Setup of run A:
// softermax
module softermax #(
    parameter BW = 8,
    parameter FW = 2,
    parameter POW_BW = 16,
    parameter POW_FW = 6,
    parameter ACCUM_BW = 16,
    parameter ACCUM_FW = 6,
    parameter VEC_SIZE = 10
)(
    input clk,
    input  [VEC_SIZE*BW-1:0] unnormed_in,
    output [VEC_SIZE*32-1:0] final_softmax
);
clock: 9.47 ns
lec_check: 0
cap_margin: 20
core_margin: 2
core_utilization: 72
cts_cluster_diameter: 366
cts_cluster_size: 51
place_density: 0.35
setup_slack_margin: -0.6
slew_margin: 20
run.sh (not shown) runs the stock make flow with config.mk's settings and CLKGATE_MAP_FILE=.
Run A: ODB-0269 in global routing (5_1_grt) -> run aborted
[inputs] run B vs run A
Settings: an added TNS_END_PERCENT of 5; a deleted CTS_CLUSTER_DIAMETER that had been 366; a deleted SETUP_SLACK_MARGIN that had been -0.6; a deleted CTS_CLUSTER_SIZE that had been 51; a change of CORE_UTILIZATION from 72 to 68; a deleted PLACE_DENSITY that had been 0.35; a change of the clock period (ns, I/O delays scaled along) from 9.47 to 13.2.
==> results <==
- Run B finished all stages; however, its layout fails the closing checks, the failures being setup timing.
- Against run A, run B comes in 64 higher on total clock buffers created by CTS.
- Run B — number of setup buffers added after CTS 3 higher, run A as reference
- Run A → run B: placer congestion estimate shrank by 4.4%, maximum clock insertion buffer count held steady, part of the Yosys area used for sequential elements held steady.
- Run B — row count about 3% higher, run A as reference
Input-level comparison between run C and run B:
Settings: clearing TNS_END_PERCENT, which used to be 5; putting PLACE_DENSITY at 0.67 where nothing was set; swapping 68 for 72 in CORE_UTILIZATION; swapping 20 for 35 in SLEW_MARGIN; swapping 20 for 15 in CAP_MARGIN; putting CTS_CLUSTER_SIZE at 72 where nothing was set; swapping 13.2 for 14.6 in the clock period (ns, I/O delays scaled along).
Notes after the runs:
What the final checks of run C revealed, after a flow that finished every stage, was a layout that fails on setup timing.
Per the comparison of run C with run B, fmax lower, count of non-CTS inverters in the layout roughly the same.
Diff run B -> run C | minimum setup slack in the final design | increase of 1.26 ns
In the metrics for run B and run C, the one carrying the lower clock-buffer cell count is run B.
Going from run B to run C, final sum of negative setup slack went up; post-layout instance area went down; number of cells produced by synthesis did not really move.
Post-route minimum period deteriorates in run C relative to run B.
Area growth from synthesis to layout: run C vs run B down 2.2 points
Sort run B and run C by final cell count, descending, and run B comes first.
Inputs modified between run C and run D:
Settings: putting SETUP_SLACK_MARGIN at -1.6 where nothing was set; swapping 72 for 40 in CORE_UTILIZATION; clearing CTS_CLUSTER_SIZE, which used to be 72; swapping 15 for 20 in CAP_MARGIN; clearing PLACE_DENSITY, which used to be 0.67; swapping 35 for 20 in SLEW_MARGIN; swapping 14.6 for 17.1 in the clock period (ns, I/O delays scaled along).
==> results <==
- Completing all stages was not enough for run D: its layout failed the final checks because of setup timing.
- Run D: first-pass iteration count of the detailed router lower than run C
- On total detailed-routing wirelength: run D sits below run C.
- Per the comparison of run D with run C, final area now smaller; count of clock-buffer cells in the layout went down 1.
- Changes observed in run D relative to run C: number of tap cells inserted has increased; wire length of the first global-routing pass fell about 3%; fmax down 4.0%.
Input changes introduced in run E (baseline for comparison: run D):
Settings: SETUP_SLACK_MARGIN removed (was -1.6).
Findings:
Summary — routed length on met3, run E relative to run D: lower, by 320 um. On global routing usage on met1, run D and run E are neck and neck. Between run E and run D, the total number of nets in the final design does not differ in any meaningful way. Run E: flow completed, timing, DRC and antenna clean. | share of cell area taken by flip-flops and latches | run E vs run D | ≈ equal |. In terms of final cell count, run E and run D differ only marginally. Taking run D as the reference point, the setup slack of the critical path after layout of run E rises by 0.68 ns. In run E the iteration count of the initial detailed-routing pass turned out 2 higher than in run D. Relative to run D, the data required time of the worst path of run E is higher by 0.02 ns. Lower final-layout worst hold slack goes to run E over run D.

* * *

softermax again, from the RTL that the note above started with.
Settings: LEC_CHECK=0, CAP_MARGIN=20, CORE_MARGIN=2, CORE_UTILIZATION=68, MAX_ROUTING_LAYER=met4, SLEW_MARGIN=20; clock period 13.2 ns.
The starting point finished but failed the layout checks on negative setup slack.
Next try:
Settings changed: CORE_UTILIZATION 68 to 33, CTS_CLUSTER_DIAMETER from default to 273, MAX_ROUTING_LAYER met4 to default, PLACE_DENSITY_LB_ADDON from default to 0.18, SLEW_MARGIN 20 to 30.
Clock period 13.2 ns to 9.68 ns, I/O delays scaled along.
The new run completed, yet does not pass: negative setup slack.
Worst setup slack gets worse by 3.2 ns.
Area after synthesis stays the same.
Design area went up by 12%.
Wire length went up by 15%.
Final cell count went up by 21%.
Count of clock-buffer cells in the layout went down by 1.
Worst hold slack gets better by 0.063 ns.
Core utilization went down by 36 points.
